==> flow/design.v <==
`timescale 1ns / 1ps
module bcd(clk, rst, broj, desetice, jedinice);
   input clk;                                               
   input rst;                                               
   input  [7:0] broj;                                       
   output reg [3:0] desetice;                               
   output reg [3:0] jedinice;                               
   reg [15:0] shift;                                        
   reg [3:0] i;                                             
   reg [15:0] t;                                            
   always @(posedge clk)
   begin
      if (rst)
         i <= 4'd0;
      else
      begin
         t = shift;
         if (i == 0)                                        
         begin
            t[15:8] = 8'd0;
            t[7:0] = broj;
         end
         if (i < 8)                                         
         begin
            if (t[11:8] >= 5)                               
               t[11:8] = t[11:8] + 4'd3;                    
            if (t[15:12] >= 5)                              
               t[15:12] = t[15:12] + 4'd3;                  
            t = t << 1;                                     
            shift <= t;
            i <= i + 4'd1;
         end
         else                                               
         begin
            desetice <= shift[15:12];
            jedinice <= shift[11:8];
            i <= 4'd0;
         end
      end
   end
endmodule
`timescale 1ns / 1ps
module kosarka(
      input clk,                                            
      input rst,                                            
      input b0,b1,b2,b3,                                    
      input p0,p1,p2,                                       
      output a,b,c,d,e,f,g,dp,                              
      output [3:0] an                                       
    );
localparam [16:0] DIV_D = 17'd25;                           
localparam [28:0] DIV_V = 29'd500;                          
reg clkD,clkV;                                              
reg [16:0] brojacD;                                         
reg [28:0] brojacV;                                         
reg [7:0] vremeA,vremeB,rezulA,rezulB;                      
reg [3:0] displej;                                          
reg [6:0] s_seg;                                            
reg [3:0] cifra;                                            
reg stop;                                                   
wire [3:0] vremeAdesetice, vremeAjedinice, vremeBdesetice, vremeBjedinice;   
wire [3:0] rezulAdesetice, rezulAjedinice, rezulBdesetice, rezulBjedinice;   
reg stanjeB0, stanjeB1, stanjeB2, stanjeB3;                 
bcd bcd_vremeA(clk, rst, vremeA, vremeAdesetice, vremeAjedinice);
bcd bcd_vremeB(clk, rst, vremeB, vremeBdesetice, vremeBjedinice);            
bcd bcd_rezulA(clk, rst, rezulA, rezulAdesetice, rezulAjedinice);
bcd bcd_rezulB(clk, rst, rezulB, rezulBdesetice, rezulBjedinice);
wire tickD = (brojacD == DIV_D) && !clkD;                   
wire tickV = (brojacV == DIV_V) && !clkV;                   
reg n_stop, n_s0, n_s1, n_s2, n_s3;
reg [7:0] n_rezulA, n_rezulB;
reg [3:0] n_displej, n_cifra;
always @(*)
   begin
      n_stop = stop;
      n_s0 = stanjeB0; n_s1 = stanjeB1; n_s2 = stanjeB2; n_s3 = stanjeB3;
      n_rezulA = rezulA; n_rezulB = rezulB;
      n_displej = displej; n_cifra = cifra;
      if(vremeA==0 && vremeB==0)                            
         n_stop = 1'b1;                                     
      case({p2,cifra})
         5'b00111: begin n_displej = vremeBjedinice; n_cifra = 4'b1110; end
         5'b01110: begin n_displej = vremeBdesetice; n_cifra = 4'b1101; end   
         5'b01101: begin n_displej = vremeAjedinice; n_cifra = 4'b1011; end
         5'b01011: begin n_displej = vremeAdesetice; n_cifra = 4'b0111; end
         5'b10111: begin n_displej = rezulBjedinice; n_cifra = 4'b1110; end
         5'b11110: begin n_displej = rezulBdesetice; n_cifra = 4'b1101; end   
         5'b11101: begin n_displej = rezulAjedinice; n_cifra = 4'b1011; end
         5'b11011: begin n_displej = rezulAdesetice; n_cifra = 4'b0111; end
         default: ;
      endcase
      if(b0 == 1'b1)
         n_s0 = 1'b1;                                       
      if(n_s0==1'b1 && b0 == 1'b0)                          
      begin
         n_stop = ~n_stop;                                  
         n_s0 = 1'b0;
      end
      if(b1 == 1'b1)
         n_s1 = 1'b1;                                       
      if(n_s1==1'b1 && b1 == 1'b0)
      begin
         case({p1,p0})
            2'b00: n_rezulB = n_rezulB+8'd3;                
            2'b01: n_rezulB = n_rezulB-8'd3;
            2'b10: n_rezulA = n_rezulA+8'd3;
            2'b11: n_rezulA = n_rezulA-8'd3;
         endcase
         n_s1 = 1'b0;
      end
      if(b2 == 1'b1)
         n_s2 = 1'b1;                                       
      if(n_s2==1'b1 && b2 == 1'b0)
      begin
         case({p1,p0})
            2'b00: n_rezulB = n_rezulB+8'd2;                
            2'b01: n_rezulB = n_rezulB-8'd2;
            2'b10: n_rezulA = n_rezulA+8'd2;
            2'b11: n_rezulA = n_rezulA-8'd2;
         endcase
         n_s2 = 1'b0;
      end
      if(b3 == 1'b1)
         n_s3 = 1'b1;                                       
      if(n_s3==1'b1 && b3 == 1'b0)
      begin
         case({p1,p0})
            2'b00: n_rezulB = n_rezulB+8'd1;                
            2'b01: n_rezulB = n_rezulB-8'd1;
            2'b10: n_rezulA = n_rezulA+8'd1;
            2'b11: n_rezulA = n_rezulA-8'd1;
         endcase
         n_s3 = 1'b0;
      end
   end
always @(posedge clk)
   begin
      if (rst)
      begin
         clkD <= 1'b0; clkV <= 1'b0;
         brojacD <= 17'd0; brojacV <= 29'd0;
         vremeA <= 8'd40; vremeB <= 8'd0;                   
         rezulA <= 8'd0; rezulB <= 8'd0;
         displej <= 4'b0110;
         s_seg <= 7'd0;
         cifra <= 4'b1110;
         stop <= 1'b1;
         stanjeB0 <= 1'b0; stanjeB1 <= 1'b0; stanjeB2 <= 1'b0; stanjeB3 <= 1'b0;
      end
      else
      begin
         if(brojacD==DIV_D)                                 
         begin
            clkD <= ~clkD;
            brojacD <= 17'd1;
         end
         else
            brojacD <= brojacD+17'd1;
         if(brojacV==DIV_V)                                 
         begin
            clkV <= ~clkV;
            brojacV <= 29'd1;
         end
         else
            brojacV <= brojacV+29'd1;
         case(displej)
            4'd0 : s_seg <= 7'b1000000;                     
            4'd1 : s_seg <= 7'b1111001;                     
            4'd2 : s_seg <= 7'b0100100;                     
            4'd3 : s_seg <= 7'b0110000;                     
            4'd4 : s_seg <= 7'b0011001;                     
            4'd5 : s_seg <= 7'b0010010;                     
            4'd6 : s_seg <= 7'b0000010;                     
            4'd7 : s_seg <= 7'b1111000;                     
            4'd8 : s_seg <= 7'b0000000;                     
            4'd9 : s_seg <= 7'b0010000;                     
            default : s_seg <= 7'b1000000;                  
         endcase
         if (tickV)                                         
         begin
            if(stop==0)                                     
            begin
               if(vremeB==0)                                
               begin
                  vremeB <= 8'd59;                          
                  vremeA <= vremeA-8'd1;                    
               end
               else
                  vremeB <= vremeB-8'd1;
            end
         end
         if (tickD)                                         
         begin
            stop <= n_stop;
            stanjeB0 <= n_s0; stanjeB1 <= n_s1; stanjeB2 <= n_s2; stanjeB3 <= n_s3;
            rezulA <= n_rezulA; rezulB <= n_rezulB;
            displej <= n_displej;
            cifra <= n_cifra;
         end
      end
   end
assign an = cifra;
assign {g, f, e, d, c, b, a} = s_seg;                       
assign dp = 1'b1;                                           
endmodule
clock: 6.56 ns
lec_check: 0
cap_margin: 20
core_margin: 2
core_utilization: 70
cts_cluster_diameter: 251
place_density: 0.67
slew_margin: 20
run.sh (not shown) runs the stock make flow with config.mk's settings and CLKGATE_MAP_FILE=.
The first run passed the timing, DRC and antenna checks.
Rerun with:
CORE_UTILIZATION = 40   (was 70)
CTS_CLUSTER_DIAMETER = default   (was 251)
PLACE_DENSITY = default   (was 0.67)
clock period = 7.18 ns   (was 6.56 ns; I/O delays follow)
Outcome: The changed run went through all stages and came out clean; count of clock-buffer cells in the layout is higher by 7; total power rises by 0.82%; first-iteration DRC count went down by 40%; die size grows by 72%.
Rerun with:
CORE_UTILIZATION = 58   (was 40)
TNS_END_PERCENT = 70   (was default)
clock period = 7.88 ns   (was 7.18 ns; I/O delays follow)
=>
- The changed run completed with no timing, DRC or antenna violations
- worst setup slack improves by 0.40 ns
- global-route usage increases by 7.0 points
- final area decreases by 3.1%
- sequential share of layout area increases by 1.2 points
Rerun with:
CORE_UTILIZATION = 40   (was 58)
CTS_CLUSTER_DIAMETER = 213   (was default)
GPL_TIMING_DRIVEN = 0   (was default)
SETUP_SLACK_MARGIN = 2.99   (was default)
TNS_END_PERCENT = 80   (was 70)
clock period = 10.0 ns   (was 7.88 ns; I/O delays follow)
=>
- combinational power went down by about a fifth
- worst setup slack gets better by 1.5 ns
- clock-buffer cell count went up by 2
- clock skew went up by 0.0036 ns
Rerun with:
ABC_AREA = 1   (was default)
CORE_UTILIZATION = 72   (was 40)
CTS_CLUSTER_DIAMETER = default   (was 213)
CTS_CLUSTER_SIZE = 10   (was default)
GPL_TIMING_DRIVEN = default   (was 0)
SETUP_SLACK_MARGIN = 1.11   (was 2.99)
TNS_END_PERCENT = default   (was 80)
clock period = 3.99 ns   (was 10.0 ns; I/O delays follow)
Effect:
- The changed run passed the timing, DRC and antenna checks
- clock power came out higher to 2.5 times its value
- wire length increases by about 30%
- power is higher to 2.6 times its value
Rerun with:
CAP_MARGIN = 0   (was 20)
CORE_UTILIZATION = 71   (was 72)
CTS_CLUSTER_SIZE = 39   (was 10)
HOLD_SLACK_MARGIN = 0.28   (was default)
PLACE_DENSITY_LB_ADDON = 0.09   (was default)
SETUP_SLACK_MARGIN = 0.53   (was 1.11)
- sequential power barely changes
- cell area drops by about 5%
- sequential cell count stays the same
- count of clock-buffer cells in the layout drops by 9
Power figures rest on the tool's default switching activity, not on a simulated workload.
